**flow/run.sh**
```bash
#!/bin/bash
# the make line also repeats each setting of config.mk as NAME=value (left out here)
make -C /OpenROAD-flow-scripts/flow DESIGN_CONFIG=/design/flow/config.mk WORK_HOME=/design/flow/orfs CLKGATE_MAP_FILE= finish
```
**flow/config.mk**
```make
export PLATFORM = sky130hd
export DESIGN_NAME = subbytes
export DESIGN_NICKNAME = subbytes
export VERILOG_FILES = /design/flow/design.v
export SDC_FILE = /design/flow/constraint.sdc
export NUM_CORES = 4
export LEC_CHECK = 0
export CAP_MARGIN = 40
export CORE_MARGIN = 2
export CORE_UTILIZATION = 72
export CTS_CLUSTER_DIAMETER = 380
export CTS_CLUSTER_SIZE = 13
export PLACE_DENSITY_LB_ADDON = 0.24
export SETUP_SLACK_MARGIN = 0.45
export SLEW_MARGIN = 20
```
**flow/constraint.sdc**
```tcl
create_clock -name core_clock -period 3.24 [get_ports {clk}]
set_input_delay 0.6480 -clock core_clock [delete_from_list [all_inputs] [get_ports {clk}]]
set_output_delay 0.6480 -clock core_clock [all_outputs]
set_load 0.01 [all_outputs]
```
**flow/design.v**
```verilog
module subbytes#(
    parameter SBOX_WIDTH = 8,
    parameter SBOX_DEPTH = 256,
    parameter DATA_WIDTH = 16
)(
    input clk,
    input reset_n,
    input sbox_valid, 
    input [SBOX_WIDTH-1:0] sbox_out,
    input tvalid,
    input [DATA_WIDTH-1:0] in,       
    output reg valid,
    output reg [DATA_WIDTH-1:0] out       
);
    localparam NUM_BYTES = DATA_WIDTH / 8;
    reg [7:0] index;
    reg sbox_ready;
    reg [7:0] sbox_slice [0:NUM_BYTES-1][0:255];
    integer i;
    genvar g;
    always @(posedge clk or negedge reset_n) begin
        if (!reset_n) begin
            index <= 0;
            sbox_ready <= 0;
        end else if (sbox_valid && !sbox_ready) begin
            index <= index + 1;
            if (index == SBOX_DEPTH - 1) sbox_ready <= 1;
        end
    end
    generate
        for (g = 0; g < NUM_BYTES; g = g + 1) begin : MEM_WRITE
            always @(posedge clk) begin
                if (sbox_valid && !sbox_ready) begin
                    sbox_slice[g][index] <= sbox_out;
                end
            end
        end
    endgenerate
    wire [7:0] ram_read_data [0:NUM_BYTES-1];
    generate
        for (g = 0; g < NUM_BYTES; g = g + 1) begin : MEM_ASYNC_READ
            assign ram_read_data[g] = sbox_slice[g][in[g*8 +: 8]];
        end
    endgenerate
    always @(posedge clk or negedge reset_n) begin
        if (!reset_n) begin
            valid <= 0;
            out <= 0;
        end else begin
            if (tvalid && sbox_ready) valid <= 1;
            else valid <= 0;
            if (tvalid && sbox_ready) begin
                for (i = 0; i < NUM_BYTES; i = i + 1) begin
                    out[i*8 +: 8] <= ram_read_data[i];
                end
            end
        end
    end
endmodule
```
==> writeup.txt, run 1 <==
The run finished with no timing, DRC or antenna violations. The share of total power dissipated in combinational logic is 12.7%. For this run the top cell type by instance count after synthesis was edfxtp_1.

In this run the worst path has a maximum fanout of 12. With the worst-case clock buffer depth at 3, the clock latency reported for the late side of the worst-skew pair is 0.86 ns. The critical path runs through a total of 11 cells. The largest share of the power goes to registers. The logs give 482000 um for the global-route wire length before repair and 135 for the row count.

Actual transition at the worst max-transition pin: 0.984 ns. Counting every sink on the clock net gives 2074. For this block, the routed nets add up to 341000 um of wire.

After floorplanning, the core was sized to cover 135000 sq um. The critical path required time is 3.95 ns. Category of the critical setup timing path: primary input to flip-flop.

The critical path in the final layout is reported with a setup slack of 0.292 ns. TritonRoute reported its final design rule violation total as 0. For the number of levels in the clock H-tree, the log shows 4. Synthesis produced a netlist with a net count of 5828. With the largest stage delay on the critical path at 0.59 ns, the final setup skew is 0.0393 ns.

The logic depth of the worst register-to-register path was 10; the setup slack of the most critical reg-to-reg path was 0.39 ns. The area fraction in mux cells came out at 22.9%. Yosys reports that the most numerous cell types are edfxtp_1, mux2i_1, mux4_2. The maximum resistive drop on vdd is 0.702 mV, and the net total in the final layout is 6764. Setup repair after global routing could not meet its margin everywhere. Share of total power in sequential cells: 52.9%. The run gives 13.7k for the initial detailed-routing violation count. The fraction of post-synthesis cell area in the top cell type by area is 62.6%. With the number of CTS-inserted buffers at 177, the fraction of synthesis flops using an asynchronous set or reset pin is 1.25%. The clock network power reported by the tool is 19500 uW. The total power divided by cell area is 500 nW/um^2, and the final count of hold timing violations is 0.

The buffer cell driving the clock tree root was clkbuf_16. For the die area, the log shows 139000 sq um. The tools report the critical path capture point as out[8]$_DFFE_PN0P_. For reference, the top logic cell family by area is multiplexers. Summing over the stages, the warning tally comes to 35. The worst setup path is launched from a primary input.

After Yosys synthesis, AND-OR and OR-AND compound gates account for 7.11% of the synthesized area. The cell type that accounts for the most area after synthesis is edfxtp_1. The count of input and output buffers is 44. The share of total power consumed by net switching came out at 25.1%.

The design draws 56600 uW. In this run, power in flip-flops and latches comes to 29900 uW. Category of cells accounting for the largest share of critical-path delay: AND-OR/OR-AND gates.

The layout overhead on the synthesized area is 15.3%, and the clock period minus final worst setup slack is 2.95 ns. The commonest register cell is edfxtp_1. The reg-to-reg startpoint was sbox_slice[304][5]$_DFFE_PP_. The synthesized design contains 2048 enable-type register cells. TritonCTS built the clock tree. According to the dpl log, the detail-placed design has an HPWL of 235000 um. Summed over all layers, the global routing overflow is 0. The endpoint of the worst hold path is reported as sbox_slice[314][3]$_DFFE_PP_.

Per the post-place timing report, worst setup slack is -0.749 ns. The synthesized netlist was found by Yosys to have 5796 cells. Per the OpenROAD floorplan log, the height of the die is 373 um.

The critical path contains buffers and inverters numbering 4 combined. After synthesis, the chip area reported by Yosys is 98200 sq um. The final layout report lists a filler cell count of 6236.

After its last routability iteration, the placer logged a weighted congestion of 1.09. At the end of the flow the core is filled with cells to 83.6%. The pin count of the biggest net entering global routing is 105. Number of antenna violations at the first check in global routing: 24. The cell sequence reported for the critical path is buf_8 > buf_12 > buf_4 > buf_4 > mux4_2 > nand2_1 > nand2_1 > a221oi_1 > a211oi_1 > o2111ai_1 > nand3_1.

The cell-internal power is 42400 uW. The script extracted a net switching power of 14200 uW. Ranked by total cell area, the synthesized netlist is headed by edfxtp_1, mux4_2, mux2i_1, o22ai_1, o221ai_1. The final report lists the setup-violating endpoint count as 0. The endpoint identified for the worst register-to-register timing path is out[5]$_DFFE_PN0P_.

The run gives 0.0624% for the XOR/XNOR share of the synthesized area. The multi-input combinational cells in the finished layout cover a total of 33100 sq um. The synthesized instance count is 5796. Total of warnings raised by yosys: 1.

For this run, the total global-route usage over all layers was measured as 49.0%. The final critical-path share of the clock period was 91.0%; the wire length per cell after detailed routing was 39.7 um. The total via count after detailed routing is 69.7k. After detailed placement, the total cell area comes to 108000 sq um. The worst hold path begins at sbox_out[3]. At the floorplan stage, the core utilization is reported as 72.5%. The via count of the first global-routing pass came out at 68.1k.

The run gives 63.3% for the sequential-to-total area share from yosys stat. The count of cell types in the netlist is 70. The worst hold path belongs to the class primary input to flip-flop.

Based on the critical path, the design can be clocked at up to 339 MHz. In this run the cell area of the synthesized design comes to 98200 sq um. From left edge to right edge, the die measures 373 um. The worst hold path depth came out at 1. The length of the first detailed-routing pass in iterations is 7, and the final number of max-transition violations is 0.

Per the detail_route report, vias per standard cell equal 8.12. Standby leakage power: 0.0395 uW. The worst setup path is captured at a flip-flop. The post-CTS clock slew at the launch and capture registers of the worst setup and hold paths was 0.07 ns. The number of maximum-capacitance violations recorded for the run is 0. In this run, power in combinational logic comes to 7180 uW. The area taken by sequential standard cells is reported as 62100 sq um. The power report attributes to the clock group a share of 34.4%.

Cell with the largest stage delay on the worst path: o2111ai_1. Of the total synthesized cell area, the portion taken by AND, OR, NAND and NOR gates is 3.32%. The most critical setup path has its startpoint at in[8]. 45 I/O pins were placed. A synthesized cell averages 16.9 sq um.

The worst-case hold slack is 0.343 ns, and the adder and majority gate portion of the synthesized area is 0.0509%. The run gives 113000 sq um as the finished layout cell area. Per the slew report, the remaining headroom to the max-slew limit stands at 34.4%. In this run, synthesis produced a sequential element count of 2074. The tools report the remaining number of nets flagged by the antenna check after routing as 0.

The data arrival time at the worst-slack endpoint is 3.66 ns.
## routing by layer
| layer | GRT usage (%) | share of wire [%] | up-vias |
|---|---|---|---|
| li1 | - | - | 26064 |
| met1 | 62.8 | 31 | 34031 |
| met2 | 70.5 | 43 | 7801 |
| met3 | 19.6 | 18 | 1765 |
| met4 | 31.3 | 8.5 | 24 |
| met5 | 0 | 0.11 | - |
## per-stage QoR
step,setup TNS (ns),cells
2_1_floorplan,0,5796
3_3_place_gp,-7.15,8326
3_5_place_dp,-7.20,8330
4_1_cts,0,8562
5_1_grt,0,8566
6_report,0,8577
## cell type report
type | instances | area share, %
inverter | 11 | 0.0442
timing repair buffer | 1224 | 9.64
tap | 1781 | 1.97
clock buffer | 220 | 4.15
clock inverter | 11 | 0.127
multi-input combinational | 3244 | 29.2
antenna | 12 | 0.0265
sequential | 2074 | 54.9
## repair_timing
item,4_1_cts,5_1_grt
resized,9,33
hold buffers,1,0
setup buffers,0,0
endpoints found under the hold margin,26,0
endpoints found under the setup margin,9,15
==> run 2, diff against run 1 <==
CAP_MARGIN = 20   (was 40)
CORE_UTILIZATION = 69   (was 72)
CTS_CLUSTER_DIAMETER = unset   (was 380)
CTS_CLUSTER_SIZE = unset   (was 13)
PLACE_DENSITY = 0.6   (was unset)
PLACE_DENSITY_LB_ADDON = unset   (was 0.24)
SETUP_SLACK_MARGIN = unset   (was 0.45)
==> writeup.txt, run 2 <==
The critical-path maximum fanout came out at 7. The HPWL reported at the end of detailed placement was 241000 um; the logic depth of the worst setup path including buffers was 10. Of the total synthesized cell area, the portion taken by AND-OR and OR-AND cells is 7.11%. The number of cells on the worst reg-to-reg path is 8.

For the worst reg-to-reg path, the endpoint reported by OpenROAD is out[11]$_DFFE_PN0P_. Of the synthesized area, sequential elements account for 63.3%. The end point of the worst hold path is sbox_slice[488][6]$_DFFE_PP_. The critical path required time came out at 4.04 ns. The share of total power consumed by net switching was 24.7%. The top cell type by area accounts for 62.6% of the synthesized area. Of the combinational cells, the family taking the most area is multiplexers. Of the total synthesized cell area, the portion taken by XOR and XNOR cells is 0.0624%. In this run, the number of DRC markers left after iteration 0 of detailed routing was 13.0k.

The design draws 61600 uW. The die is 381 um tall. By instance count, the leading cell after synthesis is edfxtp_1.

Per the finish-stage timing summary, setup violations number 0. The smallest clock period supported by the final layout is computed as 3.18 ns. The final count of hold timing violations was 0.

The clock network is responsible for 39.5% of the overall power. OpenROAD emitted warnings numbering 36. Critical path capture point: out[7]$_DFFE_PN0P_. For the setup slack of the most critical reg-to-reg path, the log shows 0.14 ns. With the total via count after detailed routing at 68.8k, the area of the placeable core is 141000 sq um. Per the detail_route report, vias per standard cell equal 7.76.

Compared with the post-synthesis result, the final layout area differs by 17.8%. At the worst endpoint, the arrival time is 3.98 ns. For the worst min-delay path, the startpoint reported by OpenROAD is sbox_out[6].

The most critical min-delay path falls under primary input to flip-flop. The placement report lists the number of port buffers as 44. Setup repair after global routing left no endpoint under its margin. The synthesized area per cell is 16.9 sq um, and the post-synthesis share of cell area spent on and, or, nand and nor gates is 3.32%.

The total power divided by cell area works out to 533 nW/um^2. After filler insertion, the fill cell instance count of the layout stands at 7090. The run gives 5796 for the number of instances in the synthesized netlist. Dividing the final minimum period by the clock period gives 98.1%. The number of remaining DRC errors was 0. Pin placement for this block handled 45 I/O pins. In this run, the synthesized area fraction spent on adder and majority cells is recorded as 0.0509%.

Per the Yosys statistics, synthesis produced 5796 cells. The die width is 381 um, and the pin count of the biggest net entering global routing is 106. Per the final report, max-transition violations number 0.

STA classifies the critical path endpoint as a flip-flop. According to the finish report, the design has a final net count of 6828. The part of the total power dissipated in combinational logic is 11.9%. The category of cells accounting for the largest share of critical-path delay is simple AND/OR/NAND/NOR gates. The run finished with no timing, DRC or antenna violations. The run gives 81.8% for the final cell utilization of the core. For this run the aggregate overflow at the end of global routing stands at 0.

The number of antenna violations at the first check in global routing came out at 21. The power report lists cell-internal power as 46400 uW. CTS added clock buffers totalling 202. The worst hold path depth is 1. The run gives 0.301 ns as the worst-case hold slack. The die area was 145000 sq um. Traced cell by cell, the critical path runs through clkdlybuf4s50_1 > nor2b_1 > buf_4 > nand2b_1 > buf_4 > nor3_1 > a22oi_1 > nand3_1 > nor3_1 > a211o_1. The global-route usage over all layers came out at 47.8%. The highest attainable clock frequency is 314 MHz. The run gives 109000 sq um for the total cell area at the placement stage. The wire length per cell after detailed routing was 39.2 um; the net count entering floorplan was 5828. For reference, the placement row count at floorplan is 138. Summing all multiplexer cells gives an area fraction of 22.9%. For the total of warnings raised by yosys, the log shows 1. The skew report gives the latency at the later pin of the worst-skew pair as 0.87 ns.

The logs give 1.12 for the final weighted congestion in routability-driven placement and 0.0407 uW for the standby leakage power. The first global-routing pass estimated 486000 um of wire. For this run, the leading register cell type out of synthesis is edfxtp_1. Of the total power, registers draw 48.6%. The script reports the combined buffer and inverter count of the critical path as 3. The biggest area contributor in the post-synthesis netlist is edfxtp_1. After synthesis the cells add up to 98200 sq um.

Looking at the group totals, the largest power group turns out to be registers. For the final setup skew, the log shows 0.0293 ns. In this run the number of H-tree levels came out at 4. Looking at the max-slew report, the worst-margin pin has a slew of 1.26 ns. The finished cells cover 116000 sq um.

Worst max-slew margin expressed relative to the limit: 14.1%. Category of the critical setup timing path: primary input to flip-flop. The tools report the worst setup slack before clock tree synthesis as -0.777 ns. Number of max-cap violations: 0. The synthesis stat section lists a flop and latch total of 2074. The launch point of the critical path was reported as in[3]. STA classifies the critical path startpoint as a primary input. The count of library flops with an enable pin works out to 2048. The clock tree has to reach 2074 sinks. Across the VDD grid, the largest voltage drop is 0.631 mV. TritonCTS built the clock tree. The synthesis run shows the most used standard cells to be edfxtp_1, mux2i_1, mux4_2. For this run, the chip area from Yosys synthesis comes to 98200 sq um. The tree is rooted in a clkbuf_16. The power dissipated in combinational cells was 7330 uW; the flip-flop and latch power was 29900 uW.

The largest individual stage delay along the critical path comes from the cell nor3_1. Ranked by total cell area, the synthesized netlist is headed by edfxtp_1, mux4_2, mux2i_1, o22ai_1, o221ai_1. Across all setup checks in the final design, the least slack found is 0.0601 ns. After synthesis, the share of flip-flops with an asynchronous set or reset is 1.25%. The pre-antenna-repair detailed-routing pass consisted of 8 iterations. For this configuration, the core starts out at a cell density of 69.5%. The reg-to-reg startpoint was sbox_slice[305][3]$_DFFE_PP_.

The worst-case clock buffer depth is 3. The run gives 0.89 ns for the largest stage delay on the critical path. Per the post-route antenna check, the number of violating nets is 0.

The logs give 66.7k for the via count of the first global-routing pass and 70 for the count of cell types in the netlist. For the switching power total, the log shows 15200 uW. The post-CTS clock slew at the launch and capture registers of the worst setup and hold paths was 0.07 ns.

The power in the clock group is 24300 uW, and the final wirelength is 347000 um.
[run 2: metrics by stage]
| stage | TNS (ns) | std cells |
|---|---|---|
| 3_3_place_gp | -6.94 | 8481 |
| 2_1_floorplan | 0 | 5796 |
| 5_1_grt | 0 | 8861 |
| 6_report | 0 | 8867 |
| 3_5_place_dp | -7.36 | 8481 |
| 4_1_cts | 0 | 8860 |
[run 2: per-layer routing]
metal  track usage [%]  routed length, um
met2              69.7             152000
met5             0.298                416
met4              28.4              26500
met3              16.9              56000
met1              62.8             112000
[run 2: what timing repair did]
action / in CTS / in global routing
resized: 0 / 1
endpoints found under the hold margin: 26 / 0
setup buffers: 0 / 0
hold buffers: 1 / 0
setup endpoints to repair: 0 / 1
[run 2: cell type report]
class	count	area, sq um	area share, %
multi-input combinational	3244	32900	28.5
sequential	2074	62100	53.7
timing repair buffer	1263	11400	9.84
clock inverter	132	1520	1.31
tap	1890	2360	2.04
inverter	11	50.0	0.0433
antenna	7	17.5	0.0151
clock buffer	246	5270	4.56
==> run 3, diff against run 2 <==
CAP_MARGIN = 25   (was 20)
CELL_PAD_IN_SITES_GLOBAL_PLACEMENT = 0   (was unset)
CORE_ASPECT_RATIO = 0.8   (was unset)
CORE_MARGIN = 6   (was 2)
CORE_UTILIZATION = 30   (was 69)
CTS_CLUSTER_DIAMETER = 356   (was unset)
CTS_CLUSTER_SIZE = 23   (was unset)
GPL_ROUTABILITY_DRIVEN = 0   (was unset)
GPL_TIMING_DRIVEN = 1   (was unset)
MAX_ROUTING_LAYER = met4   (was unset)
MIN_ROUTING_LAYER = met1   (was unset)
PLACE_DENSITY = unset   (was 0.6)
SETUP_SLACK_MARGIN = 0.45   (was unset)
SLEW_MARGIN = 5   (was 20)
clock period = 8.61 ns   (was 3.24 ns; I/O delays follow)
==> writeup.txt, run 3 <==
The die width was 652 um; the layout overhead on the synthesized area was 7.76%. The class of the tightest hold or removal check is flip-flop to flip-flop. The share of the Yosys chip area taken by registers is 63.3%. The clock latency reported for the late side of the worst-skew pair was 0.78 ns; the overall overflow remaining after global route was 0. Counting both buffers and inverters, the worst setup path holds a total of 5. The max-slew check reports its worst relative slack as 7.72%. In the placement report, post-DP HPWL is listed as 224000 um.

The final wirelength was 341000 um. Per the timing report, the most critical flop-to-flop path finishes at sbox_slice[327][2]$_DFFE_PP_. The count of input and output buffers is 44, and the number of levels in the clock H-tree is 3.

Logic depth of the worst setup path including buffers: 10. Fraction of post-synthesis cell area in the top cell type by area: 62.6%. The count of cell types in the netlist is 70, and the switching power total is 5040 uW. The total of warnings raised by yosys came out at 1. Entering global routing, the biggest net connects 146 pins. The run gives 0 as the final count of negative-setup-slack endpoints. Counting endpoints that fail hold in the final report gives 0. The count of pins on the block boundary is 45.

By instance count, the leading cell after synthesis is edfxtp_1. Summing every instance area after synthesis gives 98200 sq um. The beginning of the worst hold path is index[5]$_DFFE_PN0P_. Summing the areas of all xor and xnor instances in the mapped netlist gives 0.0624% of the synthesized area. Data arrives at the worst endpoint at 6.30 ns. Measured in cells, the most critical reg-to-reg path has a length of 4. The tools report the net count entering floorplan as 5828. The length of the first detailed-routing pass in iterations is 6, and the vertical extent of the die is 524 um. The stage-log warning count works out to 53.

Counting flops and latches in the post-synthesis netlist gives 2074. In this design, the stage delay of the slowest critical-path cell is 0.86 ns. The heaviest power group is registers. The run gives 0 for the remaining number of nets flagged by the antenna check after routing.

In the synthesized netlist, the cells that appear most often are edfxtp_1, mux2i_1, mux4_2. In this run, the synthesized area fraction spent on adder and majority cells is recorded as 0.0509%. The number of antenna violations at the first check in global routing is 11, and the initial detailed-routing violation count is 9694.

The tools report the sink count of the clock tree as 2074. Per the final report, max-transition violations number 0. Per the timing report, the most critical flop-to-flop path originates at index[1]$_DFFE_PN0P_. The initial utilization of the core area, before any placement, comes to 30.2%.

The final critical-path share of the clock period is 65.2%. The flow reports that the clock network draws 28.6% of the design power. The cell-internal power came out at 14100 uW. The worst-case hold slack is 0.578 ns, and the standby leakage power is 0.0333 uW.

TritonCTS built the clock tree. Post-CTS clock slew at the launch and capture registers of the worst setup and hold paths: 0.10 ns. The run finished with no timing, DRC or antenna violations. The area of the placeable core came out at 325000 sq um. The category of cells accounting for the largest share of critical-path delay was AND-OR/OR-AND gates. The run gives 1 for the worst hold path depth. The origin of the worst setup path is in[12].

Biggest area consumer among synthesized cells: edfxtp_1. In the hold report, the worst path ends at index[5]$_DFFE_PN0P_. The run gives 180 nW/um^2 for the total power divided by cell area.

The report counts max-capacitance violations totalling 0. Summing over every cut layer, the via total after detailed routing is 61.4k. After clock tree synthesis, the repair step resized 0 gates. Per the post-synthesis stats, the area per cell is 16.9 sq um. For this run, asynchronously set or reset flops after synthesis account for 1.25%. For this design, Yosys synthesis ends with a cell count of 5796.

For the buffers inserted during post-CTS setup optimization, the log shows 0. The cell sequence reported for the critical path is buf_6 > buf_4 > inv_4 > buf_4 > a2111oi_0 > a2111oi_0 > a2111oi_0 > a2111oi_0 > buf_4 > a221o_1. The row count was 187. The tree is rooted in a clkbuf_16. For reference, simple AND, OR, NAND and NOR cells occupy 3.32% of the area reported after synthesis. The final layout contains 5725 nets. Per report_power, the sequential group accounts for 58.9% of the total.

Counting the buffers created by CTS gives 100. The run gives 5460 uW for the power in the clock group. The area fraction in mux cells works out to 22.9%. Count of library flops with an enable pin: 2048. STA classifies the critical path startpoint as a primary input. The setup slack of the most critical reg-to-reg path was 4.69 ns. The logs give 0 for the number of remaining DRC errors and 58.9k for the via count of the first global-routing pass.

The worst setup path is of the primary input to flip-flop kind. For reference, the top cells by area after synthesis are edfxtp_1, mux4_2, mux2i_1, o22ai_1, o221ai_1. Share of total power consumed by net switching: 26.4%. After synthesis, the chip area reported by Yosys is 98200 sq um. The share of total power dissipated in combinational logic is 12.5%.

The first global-routing pass estimated 470000 um of wire. STA classifies the critical path endpoint as a flip-flop. Timing would allow up to 178 MHz. The tools report the critical path capture point as out[13]$_DFFE_PN0P_. The maximum resistive drop on vdd was 0.157 mV. The report shows a maximum critical-path fanout of 40.

The most frequent cell on the critical path is a2111oi_0. The number of instances in the synthesized netlist was 5796. With the wire length per cell after detailed routing at 33.7 um, the clock period minus final worst setup slack is 5.62 ns.

The timing report shows that the slowest cell on the worst path is a2111oi_0. Grouping non-sequential cells by family puts the most area in multiplexers. For this design, the CTS-stage hold fixing added 0 buffers. Summed over all combinational cells, the power is 2380 uW. For the worst setup path, the data required time is 9.29 ns. Dividing the detail-routed via count by the number of cells gives 6.08. The flip-flop and latch power was 11300 uW; the die area was 341000 sq um.

Across every metal layer, demand over resource in global routing totals 19.7%. The clock passes through at most 3 buffers. Actual transition at the worst max-transition pin: 1.38 ns. Setup repair after global routing left no endpoint under its margin. The final setup skew is 0.0511 ns. After routing, the total negative slack on setup checks comes to 0 ns. After Yosys synthesis, AND-OR and OR-AND compound gates account for 7.11% of the synthesized area. The most used flip-flop cell after synthesis is edfxtp_1.
## run 3: through the flow
step,instance area (sq um),util [%],setup slack (ns),total power [uW],cells
6_report,106000,32.6,2.99,19100,10103
5_1_grt,106000,32.6,2.99,19500,10097
4_1_cts,106000,32.5,3.42,19000,10064
3_5_place_dp,103000,31.6,2.59,13800,9912
3_3_place_gp,103000,31.6,2.50,13700,9886
2_1_floorplan,98200,-,4.80,12700,5796
## run 3: routing by layer
layer  vias up  global-route usage (%)  share of wire (%)
li1      23935                       -                  -
met1     32579                    26.7                 40
met2      4306                    27.5                 43
met3       587                    6.49                 14
met4         0                    7.15                4.2
met5         -                       -                  0
## run 3: final cells by class
| class | instances | area [sq um] |
|---|---|---|
| fill | 30918 | 219000 |
| sequential | 2074 | 62100 |
| multi-input combinational | 3244 | 33000 |
| tap | 4347 | 5440 |
| clock buffer | 146 | 2700 |
| timing repair buffer | 262 | 2430 |
| clock inverter | 6 | 75.1 |
| inverter | 11 | 51.3 |
| antenna | 13 | 32.5 |
==> run 4, diff against run 3 <==
CAP_MARGIN = 0   (was 25)
CELL_PAD_IN_SITES_GLOBAL_PLACEMENT = unset   (was 0)
CORE_ASPECT_RATIO = unset   (was 0.8)
CORE_MARGIN = 2   (was 6)
CORE_UTILIZATION = 72   (was 30)
CTS_CLUSTER_DIAMETER = 53   (was 356)
CTS_CLUSTER_SIZE = 13   (was 23)
GPL_ROUTABILITY_DRIVEN = unset   (was 0)
GPL_TIMING_DRIVEN = unset   (was 1)
MAX_ROUTING_LAYER = unset   (was met4)
MIN_ROUTING_LAYER = unset   (was met1)
PLACE_DENSITY = 0.42   (was unset)
SETUP_SLACK_MARGIN = 0.65   (was 0.45)
SLEW_MARGIN = 20   (was 5)
clock period = 3.24 ns   (was 8.61 ns; I/O delays follow)
==> writeup.txt, run 4 <==
Per the OpenROAD floorplan log, the area of the die is 139000 sq um. Number of instances in the synthesized netlist: 5796. Max-cap violations in this run came to 0. The script reports the combined buffer and inverter count of the critical path as 5.

Hold-check failures listed in the final report amount to 0. Per the summary, power density relative to cell area is 507 nW/um^2. The run gives 17 as the number of antenna violations at the first check in global routing. With the Yosys chip area at 98200 sq um, the data arrival time at the worst-slack endpoint is 3.48 ns. The worst-case clock buffer depth is 3, and the row count is 135. Per the synth log, the flip-flop and latch total comes to 2074. The power report puts the leakage power at 0.0399 uW. The core region is 135000 sq um.

The first global-routing pass estimated 479000 um of wire. The run gives 2.77 ns for the clock period minus final worst setup slack. With the fraction of synthesis flops using an asynchronous set or reset pin at 1.25%, the total of warnings raised by yosys is 1. In this run the vertical extent of the chip is 373 um. The worst hold path depth was 1; the layout overhead on the synthesized area was 16.5%. Once placement completed, the tool counted placed cells totaling 8302. The class of the tightest hold or removal check was primary input to flip-flop. The flip-flop and latch power is 30000 uW, and the power in the clock group is 20800 uW.

The most frequent cell on the critical path was buf_12. Looking at the group totals, the largest power group turns out to be registers. Per the detail_route report, vias per standard cell equal 8.05.

The die width works out to 373 um. The actual transition at the worst max-transition pin was 0.972 ns. The largest single stage delay on the critical path is 0.59 ns. The worst max-slew margin expressed relative to the limit is 35.0%, and the count of cell types in the netlist is 70.

The H-tree was split into 4 levels. In the placement report, post-DP HPWL is listed as 233000 um. The path with the worst hold slack has its endpoint at sbox_slice[289][1]$_DFFE_PP_.

The worst setup path is captured at a flip-flop. The layout filler cell count was 6450. The logic depth of the worst setup path including buffers was 11; the count of input and output buffers was 44. Clock tree synthesis selected as its root buffer the cell clkbuf_16. Combinational logic burns 12.5% of the power.

The critical path is of the primary input to flip-flop type. Cell internal power was estimated by the tool at 43500 uW. The first detailed-routing pass took 11 iterations.

In this run the worst path has a maximum fanout of 14. The final number of max-transition violations was 0. Per STA, the worst path accumulates the most delay in the family AND-OR/OR-AND gates.

Final wirelength: 340000 um. Origin of the worst setup path: in[8]. The type of element launching the critical path is a primary input. Logged for this run, the post-placement worst setup slack is -0.846 ns. Each instance of the synthesized netlist takes up on average 16.9 sq um.

The skew report gives the latency at the later pin of the worst-skew pair as 0.85 ns. The tools report the global-route usage over all layers as 48.8%. For the worst reg-to-reg path, the startpoint reported by OpenROAD is sbox_slice[396][1]$_DFFE_PP_. Before any placement, the netlist area is recorded as 98200 sq um. Routability-driven placement finished with a final weighted congestion of 1.08. The count of pins on the block boundary came out at 45. TritonCTS built the clock tree. Combinational cells consume a total of 7280 uW. The violation tally recorded at the end of detailed-routing iteration 0 is 13.9k. In the post-route analysis, the smallest setup slack over all paths is 0.467 ns. The final timing summary puts the cycle share of the worst path at 85.6%. At floorplan, the net count of the design was reported as 5828. The flow ran to the end and the layout has no timing, DRC or antenna violations. According to the CTS report, the clock sink count is 2074. The tools report the remaining number of nets flagged by the antenna check after routing as 0.

The cell with the largest stage delay on the worst path is a21oi_1. The OpenROAD report gives the critical path a required time of 3.94 ns. The post-synthesis share of cell area spent on and, or, nand and nor gates is 3.32%. Per the detail_route report, routed wire per instance is 39.6 um. The biggest area consumer among synthesized cells is edfxtp_1.

STA lists the endpoint of the worst register-to-register path as out[9]$_DFFE_PN0P_. The proportion of power drawn by the clock network is 35.8%. Per the hold report, the tightest min-delay path originates at sbox_out[1]. Entering global routing, the biggest net connects 120 pins. The most critical hold endpoint after final layout shows a slack of 0.307 ns.

The run gives 72.5% for the effective utilization at floorplan. After Yosys synthesis, full adders, half adders and majority gates account for 0.0509% of the synthesized area. The net total in the final layout is 6754, and the total via count after detailed routing is 69.1k. The net switching power in the latest report is 14500 uW. The cell-mix breakdown from Yosys lists the compound-gate area share as 7.11%. Setup repair after global routing could not meet its margin everywhere. Among all cell types in the netlist, the one instantiated most often is edfxtp_1.

The synthesis report names the predominant flop master as edfxtp_1. The share of total power in sequential cells is 51.6%. The critical path capture point is out[9]$_DFFE_PN0P_. Listed in order, past its start point the critical path passes buf_12 > buf_12 > buf_12 > buf_4 > mux4_2 > o22ai_1 > o21ai_0 > buf_4 > a21oi_1 > nor4b_1 > a211o_1.

Once layout is complete, the cells apart from fillers number 8587. The synthesized netlist was found by Yosys to have 5796 cells. Yosys attributes the largest share of cell area to edfxtp_1, mux4_2, mux2i_1, o22ai_1, o221ai_1.

Counting flops with a built-in enable in the synthesized netlist gives 2048. After routing, the total negative slack on setup checks comes to 0 ns. Measured in cells, the most critical reg-to-reg path has a length of 9. The switching portion of total power comes to 25.0%.

XOR/XNOR share of the synthesized area: 0.0624%. The logs give 67.3k for the via count of the first global-routing pass and 361 MHz for the highest attainable clock frequency. For flop-to-flop paths, the worst setup slack is 0.56 ns. The last timing report of the flow puts the setup violation total at 0.

The number of remaining DRC errors is 0. Warnings raised by the tools during the run amount to 46. The synthesis run shows multiplexers occupying 22.9% of the cell area. The final cell utilization of the core came out at 84.5%. The worst VDD IR drop from the latest analysis is 0.721 mV.

The clock arrives with 0.0283 ns of skew. The run gives 62.6% for the fraction of post-synthesis cell area in the top cell type by area. The sequential-to-total area share from yosys stat came out at 63.3%. For this run the aggregate overflow at the end of global routing stands at 0. By count the netlist is led by edfxtp_1, mux2i_1, mux4_2.

Number of CTS-inserted buffers: 187. The top logic cell family in the synthesized netlist is multiplexers. The run gives 0.07 ns for the post-CTS clock slew at the launch and capture registers of the worst setup and hold paths.
==> run 4: stage by stage <==
stage | cell area, sq um | power (uW)
final | 114000 | 58000
after global routing | 114000 | 58900
after CTS | 114000 | 57400
after detailed placement | 108000 | 37200
after global placement | 108000 | 37000
after floorplan | 98500 | 33800
==> run 4: timing repair <==
action / CTS / global route
hold buffers: 1 / 0
resized: 120 / 112
pin swaps: 5 / 11
endpoints found under the setup margin: 27 / 73
endpoints found under the hold margin: 26 / 0
buffers inserted: 6 / 2
gates cloned: 2 / 1
==> run 4: area by class of cell <==
cell class | count | area, sq um | share of cell area, %
multi-input cells | 3244 | 33700 | 29.4
repair buffers | 1204 | 10900 | 9.53
inverters | 11 | 51.3 | 0.0448
clock buffers | 223 | 5020 | 4.38
well taps | 1781 | 2230 | 1.95
clock inverters | 39 | 350 | 0.306
flip-flops and latches | 2074 | 62200 | 54.3
diodes | 11 | 27.5 | 0.0241
==> run 4: per-layer routing <==
metal | up-vias | share of wire, % | GRT usage, %
met5 | - | 0.057 | 0
met2 | 7546 | 44 | 71.2
met4 | 18 | 8.1 | 30.1
li1 | 26040 | - | -
met1 | 33930 | 31 | 63.4
met3 | 1570 | 17 | 17.6
==> run 5, diff against run 4 <==
ABC_AREA = 1   (was unset)
CAP_MARGIN = 5   (was 0)
CELL_PAD_IN_SITES_GLOBAL_PLACEMENT = 0   (was unset)
CORE_ASPECT_RATIO = 1.21   (was unset)
CTS_CLUSTER_SIZE = 14   (was 13)
GPL_TIMING_DRIVEN = 1   (was unset)
MAX_ROUTING_LAYER = met5   (was unset)
MIN_ROUTING_LAYER = met1   (was unset)
PLACE_DENSITY = unset   (was 0.42)
PLACE_DENSITY_LB_ADDON = 0.06   (was unset)
SETUP_SLACK_MARGIN = 0.96   (was 0.65)
SLEW_MARGIN = 35   (was 20)
==> writeup.txt, run 5 <==
The run finished with no timing, DRC or antenna violations. STA shows the worst reg2reg path with a cell count of 5. Yosys stat counts 11.6k cells in the synthesized netlist.

The overall overflow remaining after global route is 0. Yosys reported a register bit count of 2074. The floorplan step records an initial core utilization of 72.6%.

In this run the mean area of a mapped cell was 9.01 sq um. The run gives 44 for the count of input and output buffers. Class of the tightest hold or removal check: primary input to flip-flop. The synthesized design contains 2048 enable-type register cells. Per report_power, the Combinational row totals 6870 uW. The run gives 402 MHz as the highest attainable clock frequency.

Walking the worst path, the cells encountered are buf_16 > buf_12 > buf_4 > buf_12 > buf_12 > nand2_1 > nand3_1 > nand3_1 > nand3_1 > nand3_1 > nand3_2 > nand3_1 > nand3_1 > nand3_1 > nand2_1. The buffer cell driving the clock tree root is clkbuf_16. Global-route wire length before repair: 582000 um. TritonCTS built the clock tree. The number of instances in the synthesized netlist was 11.6k. In the post-synthesis netlist, the biggest area contributors are edfxtp_1, nand3_1, nand2_1, buf_2, nor2_1.

At the later pin of the worst-skew pair, clock insertion delay measures 0.89 ns. The fraction of post-synthesis cell area in the top cell type by area works out to 58.8%. The share of total power consumed by net switching works out to 26.4%. For the sequential group, total power comes out at 29600 uW. Once layout is complete, the cells apart from fillers number 13.7k. The share of total power in sequential cells was 52.3%; the remaining number of nets flagged by the antenna check after routing was 0. The longest clock path from root to sink contains 3 buffers. The layout overhead on the synthesized area came out at 10.9%. The mapped netlist covers 105000 sq um. The stage-log warning count came out at 42. At the end of the flow, the number of nets in the layout was 11.7k.

The script reports the combined buffer and inverter count of the critical path as 5. The tools report the total of warnings raised by yosys as 1. The critical path in this run is classified as primary input to flip-flop. According to the timing report, the data required time at the worst endpoint equals 4.06 ns. Per the timing report, the biggest fanout along the worst path comes to 31. The die covers 148000 sq um. The tools report the net count entering floorplan as 11.6k.

For the final weighted congestion in routability-driven placement, the log shows 1.07. For this run, the slowest stage of the critical path takes 0.30 ns. For this run, design rule violations remaining after detail routing come to 0.

The net switching power in the latest report is 14900 uW. The total power of the final layout was 56600 uW. The run gives 176 as the number of CTS-inserted buffers.

The final timing summary puts the cycle share of the worst path at 76.8%. The number of antenna violations at the first check in global routing is 20. In the final run the clock tree shows a worst skew of 0.0353 ns. According to the I/O placement log, the pin count is 45.

The vias per cell is 7.34, and the worst hold path depth is 1. Counting tap cells, the placed design contains a total of 13.4k instances. Summing the areas of all fa, ha and maj instances in the mapped netlist gives 0.0479% of the synthesized area.

The run gives 59.4% for the sequential-to-total area share from yosys stat. The most numerous cell type found on the critical path is nand3_1. The number of levels in the clock H-tree was 4; the data arrival time at the worst-slack endpoint was 3.31 ns. The tools report the Yosys chip area as 105000 sq um. The element type at the critical path end is a flip-flop.

The worst setup path is launched from a primary input. VDD sags by at most 0.732 mV. Sorting the synthesized cells by how often they occur yields nand2_1, nand3_1, edfxtp_1. The row count was 153. The worst max-slew margin expressed relative to the limit is 26.0%, and the worst-case hold slack is 0.155 ns. Setup repair after global routing could not meet its margin everywhere. The count of cell types in the netlist came out at 19. The cell type that accounts for the most area after synthesis is edfxtp_1. The capture point of the worst reg-to-reg path is sbox_slice[363][7]$_DFFE_PP_. The standby leakage power is 0.0441 uW.

Wires add up to 403000 um. The aoi/oai-family share of the synthesized area came out at 0.00957%. For the worst min-delay path, the startpoint reported by OpenROAD is sbox_out[2]. The run gives 101k as the total via count after detailed routing. Total power normalized to cell area comes to 488 nW/um^2.

The power report lists cell-internal power as 41600 uW. Ranked by power, first place goes to registers. Logic depth of the worst setup path including buffers: 15. The run gives 144000 sq um as the area of the placeable core.

The reg-to-reg startpoint is index[3]$_DFFE_PN0P_. The synthesis report gives the async set-or-reset register share as 1.25%. The pin closest to its max-slew limit shows a slew of 1.11 ns. The hold buffer count at CTS came out at 0.

Clock period minus final worst setup slack: 2.49 ns. For this sky-water flow run, the detailed-routed wirelength per cell is reported as 29.4 um. Grouping stages by cell kind, the critical path spends the most delay in simple AND/OR/NAND/NOR gates. Post-synth the commonest register cell is edfxtp_1. The area fraction in mux cells came out at 0%. In this run the worst setup path terminates at out[1]$_DFFE_PN0P_.

The worst hold path terminates at sbox_slice[509][2]$_DFFE_PP_. The length of the first detailed-routing pass in iterations came out at 13. Summing the areas of all and, or, nand and nor instances in the mapped netlist gives 35.6% of the synthesized area. The final count of hold timing violations was 0. Power attributed to the clock group is 20200 uW. The tools report the number of max-cap violations as 0.

Across all register-to-register paths, the minimum setup slack is 0.84 ns. Global routing consumed, over all layers together, 53.4% of the routing resources. The part of the total power dissipated in combinational logic was 12.1%. The post-synthesis cell type with the largest instance count is nand2_1. The power report attributes to the clock group a share of 35.6%. The final number of max-transition violations is 0, and the post-CTS clock slew at the launch and capture registers of the worst setup and hold paths is 0.07 ns.

The run gives 0.0503% for the XOR/XNOR share of the synthesized area. The initial detailed-routing violation count is 24.3k. Tracing the worst setup path back leads to its startpoint at in[0].

The vertical extent of the die works out to 423 um. The clock tree has to reach 2074 sinks. In this run the horizontal extent of the chip is 350 um. The tools report the HPWL reported at the end of detailed placement as 244000 um.

The run gives 0 for the final count of negative-setup-slack endpoints. Top logic cell family in the synthesized netlist: simple AND/OR/NAND/NOR gates. The run gives 120 for the pin count of the biggest net entering global routing. Looking at the critical path, the single cell with the biggest stage delay is nand3_2.

Via count of the first global-routing pass: 93.8k.
==> run 5: area by class of cell <==
| type | instances | area [sq um] |
|---|---|---|
| repair inverters | 4 | 40.0 |
| inverters | 55 | 323 |
| well taps | 1937 | 2420 |
| fillers | 8706 | 28000 |
| multi-input cells | 8555 | 37600 |
| flip-flops and latches | 2074 | 62200 |
| repair buffers | 811 | 8350 |
| clock inverters | 44 | 450 |
| clock buffers | 200 | 4570 |
| diodes | 22 | 55.1 |
==> run 5: metrics by stage <==
stage               area (sq um)  TNS [ns]  worst slack (ns)  utilization (%)
floorplan                 105000         0             0.998                -
global placement          110000    -0.200            -0.101             76.6
detailed placement        110000    -0.315            -0.133             76.6
CTS                       115000         0             0.902             80.1
global route              116000         0             0.872             80.5
finish                    116000         0             0.752             80.5
==> run 5: routing by layer <==
metal / global-route usage [%] / up-vias / wire length, um
met2: 75.9 / 11566 / 170000
met3: 20.0 / 3051 / 73700
met5: 0 / - / 141
li1: - / 40415 / -
met1: 65.6 / 45488 / 118000
met4: 42.3 / 18 / 40900
==> run 5: timing repair <==
action / CTS / global route
gates resized: 70 / 85
endpoints found under the hold margin: 0 / 0
endpoints found under the setup margin: 255 / 355
buffers inserted: 2 / 7
gates cloned: 2 / 6
pin swaps: 0 / 2
==> run 6, diff against run 5 <==
ABC_AREA = unset   (was 1)
CAP_MARGIN = 20   (was 5)
CELL_PAD_IN_SITES_GLOBAL_PLACEMENT = unset   (was 0)
CORE_ASPECT_RATIO = unset   (was 1.21)
CORE_UTILIZATION = 45   (was 72)
CTS_CLUSTER_DIAMETER = unset   (was 53)
CTS_CLUSTER_SIZE = unset   (was 14)
GPL_TIMING_DRIVEN = unset   (was 1)
MAX_ROUTING_LAYER = unset   (was met5)
MIN_ROUTING_LAYER = unset   (was met1)
PLACE_DENSITY = 0.6   (was unset)
PLACE_DENSITY_LB_ADDON = unset   (was 0.06)
SETUP_SLACK_MARGIN = -0.42   (was 0.96)
SLEW_MARGIN = 20   (was 35)
clock period = 5.84 ns   (was 3.24 ns; I/O delays follow)
==> writeup.txt, run 6 <==
With the wire length per cell after detailed routing at 38.1 um, the netlist area before placement is 98200 sq um. The setup slack of the most critical reg-to-reg path was 2.37 ns; the maximum resistive drop on vdd was 0.327 mV. With the worst path setup slack after routing at 1.53 ns, the HPWL reported at the end of detailed placement is 229000 um.

The run gives 98200 sq um as the Yosys chip area. The cell with the largest stage delay on the worst path is nor4b_1. The effective utilization at floorplan was 45.2%; the cell-internal power was 25500 uW.

The run gives 2074 as the sink count of the clock tree. Die width: 471 um. The worst register-to-register path ends at sbox_slice[463][3]$_DFFE_PP_. Across all checked pins, the minimum headroom to the slew limit is 21.2%.

Per the skew report, the later register of the worst-skew pair sees a clock latency of 0.91 ns. In this run, the synthesized area fraction spent on AND-OR/OR-AND gates is recorded as 7.11%. The gate-level netlist out of Yosys references 70 unique cell types. TritonCTS created 217 clock buffers.

The cell family contributing the most delay on the critical path is simple AND/OR/NAND/NOR gates. Derived from the worst setup path, the maximum achievable clock frequency is 232 MHz. With the total power of the final layout at 34100 uW, the number of cells in the yosys synthesis report is 5796. The clock period minus final worst setup slack was 4.31 ns. The fraction of post-synthesis cell area in the top cell type by area works out to 62.6%.

Post-synthesis cell type with the largest instance count: edfxtp_1. Counting flops and latches in the post-synthesis netlist gives 2074. The final wirelength came out at 343000 um. The largest stage delay on the critical path works out to 0.99 ns. In the final layout, the multi-input gates occupy 33000 sq um. The tools report the element type at the critical path end as a flip-flop. Along the worst path, the maximum fanout reaches 38. For the initial detailed-routing violation count, the log shows 9178.

The run gives 63.3% for the sequential-to-total area share from yosys stat. The logic depth of the worst register-to-register path is 4. The run gives 1 as the total of warnings raised by yosys. Walking the critical path from launch to capture passes 9 cell instances. The type of element launching the critical path is a primary input. Summed over all combinational cells, the power is 3530 uW. Critical path capture point: out[9]$_DFFE_PN0P_. The post-synthesis share of cell area spent on and, or, nand and nor gates was 3.32%. Along the critical path, the tally of buffer and inverter instances is 2. In this run the count of I/O pins placed on the die edge is 45. With fillers left out, the area of the finished cells amounts to 110000 sq um.

In the global route stage, overall resource usage came out at 30.4%. The script extracted a net switching power of 8600 uW. With the buffers inserted during post-CTS setup optimization at 0, the layout overhead on the synthesized area is 11.6%. The die covers 222000 sq um. Dominant synthesized flop cell: edfxtp_1. The clock tree synthesis step divided the H-tree into 4 levels. The critical path goes through buf_6 > buf_4 > nand3_1 > o22ai_1 > a211oi_1 > o21ai_0 > a21oi_1 > nor4b_1 > a211o_1.

The length of the first detailed-routing pass in iterations is 8, and the register cell area after layout is 62100 sq um. Category of the critical setup timing path: primary input to flip-flop. The count of library flops with an enable pin is 2048. Per the placement log, port buffering inserted 44 buffers. The tools report the flip-flop and latch power as 16600 uW.

In the synthesized netlist, the dominant kind of combinational cell is multiplexers. The flow ran to the end and the layout has no timing, DRC or antenna violations. The power report lists the clock group at 13900 uW. The logs give 0 for the hold buffer count at CTS and 6.66 ns for the critical path required time. Per the post-synthesis report, the number of cells in the design is 5796.

The run gives 60.3k as the via count of the first global-routing pass. The region available for standard cell placement spans 217000 sq um. In this run the remaining antenna-violating nets after routing total 0.

Once the clock tree was built, the resizer swapped 0 gates to a different size. With the final count of hold timing violations at 0, the total cell area at the placement stage is 103000 sq um. The finished layout holds 9010 standard cells, fillers aside. Per the post-synthesis report, the nets total 5828. The run gives 171 as the row count. Per the timing report, the most critical flop-to-flop path originates at sbox_ready$_DFFE_PN0P_.

Yosys reports that the most numerous cell types are edfxtp_1, mux2i_1, mux4_2. For reference, XOR and XNOR gates occupy 0.0624% of the area reported after synthesis. At the end of the flow, the number of nets in the layout was 5996. The run gives 0.533 ns as the worst setup slack before clock tree synthesis. Adder and majority gate portion of the synthesized area: 0.0509%. The biggest area consumer among synthesized cells is edfxtp_1. The flow reports that sequential cells draw 48.8% of the design power.

After detailed placement, the design holds a cell count of 8597. The clock passes through at most 3 buffers. Area fraction in mux cells: 22.9%. The actual transition at the worst max-transition pin is 1.18 ns, and the number of max-cap violations is 0. The global-route wire length before repair was 476000 um. The run gives 0 for the number of remaining DRC errors. The fraction of synthesis flops using an asynchronous set or reset pin came out at 1.25%. The layout filler cell count came out at 17.7k. Yosys attributes the largest share of cell area to edfxtp_1, mux4_2, mux2i_1, o22ai_1, o221ai_1. The final timing report lists clock skew as 0.0511 ns. The number of antenna violations at the first check in global routing was 18; the final count of negative-setup-slack endpoints was 0. The final weighted congestion in routability-driven placement came out at 0.966.

Setup repair after global routing left no endpoint under its margin. The logs give 0 for the final number of max-transition violations and 10.4% for the part of the total power dissipated in combinational logic. The heaviest power group is registers.

The run gives 25.3% for the share of total power consumed by net switching. With the post-CTS clock slew at the launch and capture registers of the worst setup and hold paths at 0.06 ns, the vertical extent of the die is 471 um. TritonCTS built the clock tree. The origin of the worst setup path was in[12]. Per the post-synthesis stats, the area per cell is 16.9 sq um. The logs give a warning total of 56. The setup total negative slack was 0 ns; the proportion of power drawn by the clock network was 40.8%.

The worst path uses 73.9% of the clock period. The type recorded for the worst min-delay path is primary input to async pin. For this design the ratio of total power to cell area is 311 nW/um^2.

The standby leakage power is 0.0363 uW. The detailed router placed 61.8k vias in this run. The routed design shows a via density per instance of 6.86. The data arrival time at the worst-slack endpoint is 5.14 ns. The tools report the pin count of the biggest net entering global routing as 141. Clock tree synthesis selected as its root buffer the cell clkbuf_16. Overall overflow remaining after global route: 0.
-- run 6: per-stage QoR --
step | hold WS [ns] | utilization (%)
after floorplan | 0.493 | -
after global placement | 0.533 | 47.2
after detailed placement | 0.556 | 47.2
after CTS | 0.403 | 50.5
after global routing | 0.446 | 50.5
final | 0.430 | 50.5
-- run 6: layout make-up --
class	instances	area share, %
Multi-Input combinational cell	3244	30.1
Timing Repair Buffer	416	3.50
Tap cell	2854	3.26
Inverter	11	0.0468
Sequential cell	2074	56.7
Clock inverter	150	1.29
Clock buffer	256	5.15
Antenna cell	5	0.0114
-- run 6: layer usage --
layer,global-route usage (%),up-vias,routed length (um)
met5,0,-,94
met2,46.1,3919,156000
met3,6.57,703,36700
li1,-,24638,-
met4,13.6,14,17500
met1,42.2,32553,133000
==> run 7, diff against run 6 <==
ABC_AREA = 0   (was unset)
CAP_MARGIN = 40   (was 20)
CELL_PAD_IN_SITES_DETAIL_PLACEMENT = 2   (was unset)
CELL_PAD_IN_SITES_GLOBAL_PLACEMENT = 1   (was unset)
CORE_UTILIZATION = 52   (was 45)
CTS_CLUSTER_DIAMETER = 312   (was unset)
GPL_ROUTABILITY_DRIVEN = 1   (was unset)
MAX_ROUTING_LAYER = met4   (was unset)
PLACE_DENSITY = unset   (was 0.6)
SETUP_SLACK_MARGIN = -0.34   (was -0.42)
SLEW_MARGIN = 35   (was 20)
clock period = 4.02 ns   (was 5.84 ns; I/O delays follow)
==> writeup.txt, run 7 <==
The routed design shows a wire length per standard cell of 46.5 um. The logs give 98200 sq um for the netlist area before placement and 9160 for the filler-free cell count of the finished design. The run gives 71.4k for the via count of the first global-routing pass. Looking at the setup timing report, the critical path kind is primary input to flip-flop. The standby leakage power was 0.0390 uW; the power dissipated in combinational cells was 5950 uW. Measured against its own limit, the worst slew margin works out to 29.2%.

The logs give 4 for the number of levels in the clock H-tree and 62100 sq um for the register cell area after layout. The flow ran to the end and the layout has no timing, DRC or antenna violations. The die is 439 um tall. The run gives 0 for the number of max-cap violations.

The final weighted congestion in routability-driven placement came out at 1.02. The final layout contains 6477 nets. Final number of max-transition violations: 0.

The logs give 24200 uW for the flip-flop and latch power and 45.3% for the global-route usage over all layers. The count of library flops with an enable pin came out at 2048. STA classifies the critical path endpoint as a flip-flop.

Biggest area consumer among synthesized cells: edfxtp_1. By count the netlist is led by edfxtp_1, mux2i_1, mux4_2. Summed over all failing endpoints, the final setup total negative slack is 0 ns. For the worst-case clock buffer depth, the log shows 3. The tools report the sink count of the clock tree as 2074. Of the total synthesized cell area, the portion taken by full adders, half adders and majority gates is 0.0509%.

The synthesis report gives the async set-or-reset register share as 1.25%. The run gives 110 for the pin count of the biggest net entering global routing. Per STA, the startpoint of the critical path is in[9]. The number of cells in the yosys synthesis report is 5796, and the critical-path maximum fanout is 21.

The logic depth of the worst setup path including buffers is 11, and the count of pins on the block boundary is 45. The number of antenna violations at the first check in global routing was 25. The chip occupies 192000 sq um. With the initial detailed-routing violation count at 11.1k, the area fraction in mux cells is 22.9%. The tools report the capture point of the worst reg-to-reg path as sbox_slice[275][7]$_DFFE_PP_. The power report attributes to the sequential group a share of 47.8%.

The run gives 1.06 ns for the actual transition at the worst max-transition pin. Global routing finished with a remaining overflow of 0. The run gives 3.32% for the post-synthesis share of cell area spent on and, or, nand and nor gates. The power report lists the clock group at 20500 uW. As logged by OpenROAD, the buffers inserted on ports number 44. The cell-internal power is 37300 uW, and the maximum resistive drop on vdd is 0.532 mV. Per the layout report, the design carries 15.5k filler cells.

The worst hold path depth was 1. CTS placed an instance of clkbuf_16 at the clock tree root. Combinational gate area: 33100 sq um.

After detailed placement, the design holds a cell count of 8716. With the buffers inserted during post-CTS setup optimization at 0, the data arrival time at the worst-slack endpoint is 4.40 ns. Share of total power consumed by net switching: 26.4%.

The skew report gives the latency at the later pin of the worst-skew pair as 0.90 ns. The synthesized instance count is 5796. The dominant synthesized flop cell is edfxtp_1.

Per the post-synthesis stats, the area per cell is 16.9 sq um. The switching power total is 13400 uW, and the total via count after detailed routing is 69.0k. The number of buffers and inverters on the critical path is 4.

Of the total synthesized cell area, the portion taken by XOR and XNOR cells is 0.0624%. Among the non-sequential cells, multiplexers take the most area. For reference, compound AND-OR and OR-AND cells occupy 7.11% of the area reported after synthesis. The wire length recorded after detailed routing is 426000 um. The heaviest power group is registers.

Detailed placement ended at an HPWL of 287000 um. With the clock period minus final worst setup slack at 3.64 ns, the worst-case hold slack is 0.115 ns. The run gives 0 for the final count of negative-setup-slack endpoints. STA shows the worst min-delay path finishing at sbox_slice[306][5]$_DFFE_PP_. The tools report the beginning of the worst hold path as sbox_out[5]. The vias per cell is 7.53, and the length of the first detailed-routing pass in iterations is 17. The first global-routing pass estimated 589000 um of wire. The reg-to-reg startpoint is index[1]$_DFFE_PN0P_. The layout overhead on the synthesized area works out to 15.7%. The cell with the largest stage delay on the worst path was a221oi_1. The most critical min-delay path falls under primary input to flip-flop. The highest attainable clock frequency was 275 MHz. Following the worst setup path forward leads to its endpoint at out[12]$_DFFE_PN0P_.

The worst setup path is launched from a primary input. With the stage-log warning count at 39, the final count of hold timing violations is 0. Once detail routing completed, the nets flagged for antenna violations numbered 0. The report lists the cells along the critical path as buf_8 > buf_12 > buf_4 > mux4_2 > mux2_2 > a221oi_1 > a21oi_1 > a21oi_1 > buf_4 > or4b_1 > o211ai_1. Synthesis inferred 2074 register bits. Logic depth along the worst register-to-register path is recorded as 7. The timing report gives the clock slew at the launch and capture registers of the worst setup and hold paths as 0.06 ns. Post-synthesis, Yosys gives the total cell area as 98200 sq um. The total of warnings raised by yosys is 1, and the number of remaining DRC errors is 0. After floorplanning, the core was sized to cover 188000 sq um. The setup check on the worst reg-to-reg path leaves a slack of 0.65 ns. The most common cell in the synthesized netlist is edfxtp_1.

The run gives 11.7% as the part of the total power dissipated in combinational logic. The final setup skew is 0.0330 ns, and the die width is 439 um. The number of CTS-inserted buffers came out at 218.

Per the summary, power density relative to cell area is 445 nW/um^2. The count of cell types in the netlist was 70; the largest stage delay on the critical path was 0.67 ns. The fraction of post-synthesis cell area in the top cell type by area is 62.6%.

Setup repair after global routing left no endpoint under its margin. In this run, the clock network consumes 40.5% of the power. TritonCTS built the clock tree. The row count came out at 159. For this run, the register share of the synthesized area comes to 63.3%. In the post-synthesis netlist, the biggest area contributors are edfxtp_1, mux4_2, mux2i_1, o22ai_1, o221ai_1. Grouping stages by cell kind, the critical path spends the most delay in AND-OR/OR-AND gates.

The data required time reported for the critical path is 4.78 ns. The number of nets in the synthesized netlist is 5828. The final critical path takes up 90.5% of the cycle.

The run gives 52.3% as the effective utilization at floorplan.
==> run 7: cell type report <==
cell class,count,area share (%)
inverters,11,0.0451
multi-input cells,3244,29.1
flip-flops and latches,2074,54.7
repair buffers,896,7.29
clock buffers,271,5.09
well taps,2495,2.75
clock inverters,136,1.02
diodes,33,0.0726
==> run 7: what timing repair did <==
action / in CTS / in global routing
gates resized: 0 / 0
hold buffers: 1 / 0
endpoints found under the hold margin: 8 / 0
==> run 7: metrics by stage <==
stage,util (%),instance area (sq um),setup WS [ns],power (uW)
6_report,60.5,114000,0.382,50600
5_1_grt,60.5,114000,0.443,51200
4_1_cts,60.4,114000,0.493,50400
3_5_place_dp,56.7,107000,-0.451,30200
3_3_place_gp,56.6,106000,-0.623,30000
2_1_floorplan,-,98200,1.13,27200
==> run 7: per-layer routing <==
layer / up-vias / track usage, % / part of all wire (%)
met3: 1299 / 10.2 / 11
met2: 5338 / 68.2 / 46
met1: 36758 / 57.2 / 36
met5: - / - / 0
li1: 25622 / - / -
met4: 0 / 25.5 / 7.0
==> run 8, diff against run 7 <==
ABC_AREA = unset   (was 0)
CAP_MARGIN = 25   (was 40)
CELL_PAD_IN_SITES_DETAIL_PLACEMENT = unset   (was 2)
CELL_PAD_IN_SITES_GLOBAL_PLACEMENT = 0   (was 1)
CORE_ASPECT_RATIO = 0.8   (was unset)
CORE_MARGIN = 3   (was 2)
CORE_UTILIZATION = 72   (was 52)
CTS_CLUSTER_DIAMETER = unset   (was 312)
CTS_CLUSTER_SIZE = 14   (was unset)
GPL_ROUTABILITY_DRIVEN = unset   (was 1)
GPL_TIMING_DRIVEN = 1   (was unset)
MAX_ROUTING_LAYER = met5   (was met4)
MIN_ROUTING_LAYER = met1   (was unset)
PLACE_DENSITY_LB_ADDON = 0.06   (was unset)
SETUP_SLACK_MARGIN = 1.04   (was -0.34)
clock period = 3.54 ns   (was 4.02 ns; I/O delays follow)
==> writeup.txt, run 8 <==
The flow ran to the end and the layout has no timing, DRC or antenna violations. In this run the most critical hold path is launched from sbox_out[2]. Looking at the critical path, the highest net fanout was 10. The count of pins on the block boundary is 45, and the final critical-path share of the clock period is 78.0%.

The floorplan has 120 rows. The tool warning count for the run is 52. The power in the clock group was 20500 uW.

The post-synthesis share of cell area spent on and, or, nand and nor gates is 3.32%. The cell-mix breakdown from Yosys lists the compound-gate area share as 7.11%. For this run, design rule violations remaining after detail routing come to 0.

Setup repair after global routing could not meet its margin everywhere. For reference, the clock transition at the flip-flops on the worst setup and hold paths is 0.07 ns. The tools report the final weighted congestion in routability-driven placement as 1.04. The tools report the sink count of the clock tree as 2074. Among the non-sequential cells, multiplexers take the most area. With the via count of the first global-routing pass at 68.0k, the actual transition at the worst max-transition pin is 0.932 ns.

In the synthesized netlist the async set-or-reset flop fraction comes to 1.25%. Per the CTS log, the buffer count on the longest clock path is 3. TritonCTS built the clock tree. Per STA, the worst path accumulates the most delay in the family AND-OR/OR-AND gates. For the highest attainable clock frequency, the log shows 362 MHz. The analysis reports a worst IR drop on VDD of 0.555 mV. The wire length per cell after detailed routing came out at 43.6 um. Yosys instantiated no cell more often than edfxtp_1.

The run gives 115000 sq um as the finished layout cell area. The flow reported a cell area power density of 476 nW/um^2. The logic depth of the worst setup path including buffers works out to 10.

Per the run summary, max-cap violations total 0. The largest single stage delay on the critical path is 0.58 ns. In this run the number of H-tree levels came out at 4. Heaviest power group: registers. With the final wirelength at 373000 um, the switching power total is 14300 uW.

The length of the first detailed-routing pass in iterations came out at 12. The met3 track demand over resource in global routing is 22.9%. The synthesis report lists the most area-consuming cells as edfxtp_1, mux4_2, mux2i_1, o22ai_1, o221ai_1. The element type at the critical path end was a flip-flop. The number of cells on the worst reg-to-reg path is 7. Per the Yosys statistics, synthesis produced 5796 cells. In the Yosys stats the netlist draws on 70 distinct library cells. OpenSTA lists the critical path startpoint as in[8]. The run gives 51.4% for the global-route usage over all layers. HPWL reported at the end of detailed placement: 236000 um. The part of the total power dissipated in combinational logic was 12.7%.

The global-route wire length before repair was 506000 um. The reg-to-reg startpoint is sbox_slice[427][6]$_DFFE_PP_. For the worst max-slew margin expressed relative to the limit, the log shows 37.9%.

Per STA, the library cell used most along the worst path is buf_4. Per the synthesis report, the dominant area consumer among library cells is edfxtp_1. Adder and majority gate portion of the synthesized area: 0.0509%. For this run, the detailed router reports a per-instance via density of 8.47. The tools report the final count of hold timing violations as 0.

The initial utilization of the core area, before any placement, comes to 72.9%. The synthesis stat section lists a flop and latch total of 2074. After detailed placement, the total cell area comes to 107000 sq um. The internal portion of the total power is 40700 uW.

For reference, the mux area share after synthesis is 22.9%. The power report attributes to the clock group a share of 37.4%. Counting the fill cells in the layout gives 5763.

With the worst hold path depth at 1, the number of instances in the synthesized netlist is 5796. The run gives 72.5% for the met2 routing resource usage after global routing. With the total of warnings raised by yosys at 1, the die area is 141000 sq um. The type of element launching the critical path is a primary input. The run gives 63.3% as the sequential-to-total area share from yosys stat.

Clock latency on the worst-skew pair, taken at its later pin, is 0.89 ns. The layer flagged by global routing as most heavily used is met2. The share of total power consumed by net switching is 26.0%, and the synthesized area per cell is 16.9 sq um. The clock period minus final worst setup slack was 2.76 ns; the number of CTS-inserted buffers was 191. The critical path goes through clkbuf_16 > buf_4 > or3_1 > buf_4 > buf_4 > o221ai_1 > a221oi_1 > a211oi_2 > o2111ai_1 > nand3_1. The detail route stage leaves a number of antenna-violating nets equal to 0. Per report_power, the Sequential row totals 27400 uW. The final setup skew was 0.0503 ns. The tools report the buffer cell driving the clock tree root as clkbuf_16. Of the total synthesized cell area, the portion taken by XOR and XNOR cells is 0.0624%. For reference, the critical path is captured by out[8]$_DFFE_PN0P_.

Entering global routing, the biggest net connects 123 pins. Summing every instance area after synthesis gives 98200 sq um. The run gives 336 um for the vertical extent of the die. Detailed routing inserted a total of 72.6k vias. Together, buffers and inverters on the worst path number 4. With the overall overflow remaining after global route at 0, the number of antenna violations at the first check in global routing is 29. The floorplan step set the die width to 419 um. The run gives 5828 as the net count entering floorplan. Power dissipated in combinational cells: 6990 uW. For the final number of max-transition violations, the log shows 0.

The critical path required time is 4.34 ns. In the synthesized netlist the dominant register cell turns out to be edfxtp_1. The run gives 2048 for the count of library flops with an enable pin.

For flop-to-flop paths, the worst setup slack is 0.91 ns. The cell with the largest stage delay on the worst path was o221ai_1. Category of the critical setup timing path: primary input to flip-flop. The tools report the data arrival time at the worst-slack endpoint as 3.57 ns. The end point of the worst hold path is sbox_slice[305][2]$_DFFE_PP_. The flow measured a signed area growth from synthesis to layout of 17.5%. For this run, the final setup violation count is recorded as 0.

Summed over all failing endpoints, the final setup total negative slack is 0 ns. The first routing iteration left 16.2k violations. The commonest cells after synthesis are edfxtp_1, mux2i_1, mux4_2. For this run, the chip area from Yosys synthesis comes to 98200 sq um.

Of the total power, registers draw 49.9%. The power report puts the leakage power at 0.0401 uW. The region available for standard cell placement spans 135000 sq um.

In this run the worst hold path is classified as primary input to flip-flop. Per the timing report, the most critical flop-to-flop path finishes at out[14]$_DFFE_PN0P_. The count of input and output buffers came out at 44. In this run the biggest area consumer among cell types represents 62.6% of the synthesized area. For this run, global-route usage on met1 was measured as 67.4%. The run gives 6658 as the net total in the final layout.
[run 8: layout make-up]
type	instances	area [sq um]	share of cell area (%)
inverter	11	50.0	0.0433
clock buffer	255	5150	4.47
sequential	2074	62200	53.8
tap	1769	2210	1.92
timing repair buffer	1104	10600	9.14
multi-input combinational	3244	34500	29.8
antenna	21	52.6	0.0455
clock inverter	95	815	0.706
[run 8: metal layers]
| layer | up-vias | wire (um) |
|---|---|---|
| met4 | 32 | 32300 |
| met3 | 2331 | 72100 |
| li1 | 25964 | - |
| met5 | - | 228 |
| met1 | 34984 | 114000 |
| met2 | 9309 | 155000 |
[run 8: per-stage QoR]
step	hold WS [ns]	std cells	total power [uW]	worst slack, ns	utilization [%]
CTS	0.278	8504	53900	0.919	84.6
global placement	0.533	8127	33900	-0.675	79.3
detailed placement	0.554	8127	34000	-0.602	79.3
floorplan	0.412	5796	31000	0.889	-
global route	0.293	8553	55600	0.834	85.7
finish	0.308	8573	55000	0.777	85.7
[run 8: timing repair]
action,4_1_cts,5_1_grt
hold endpoints to repair,26,0
buffers inserted,20,36
endpoints found under the setup margin,118,343
gates cloned,6,11
hold buffers,1,0
pin swaps,23,28
resized,203,180
No activity file was given, so power comes from the tool's default toggle rates.
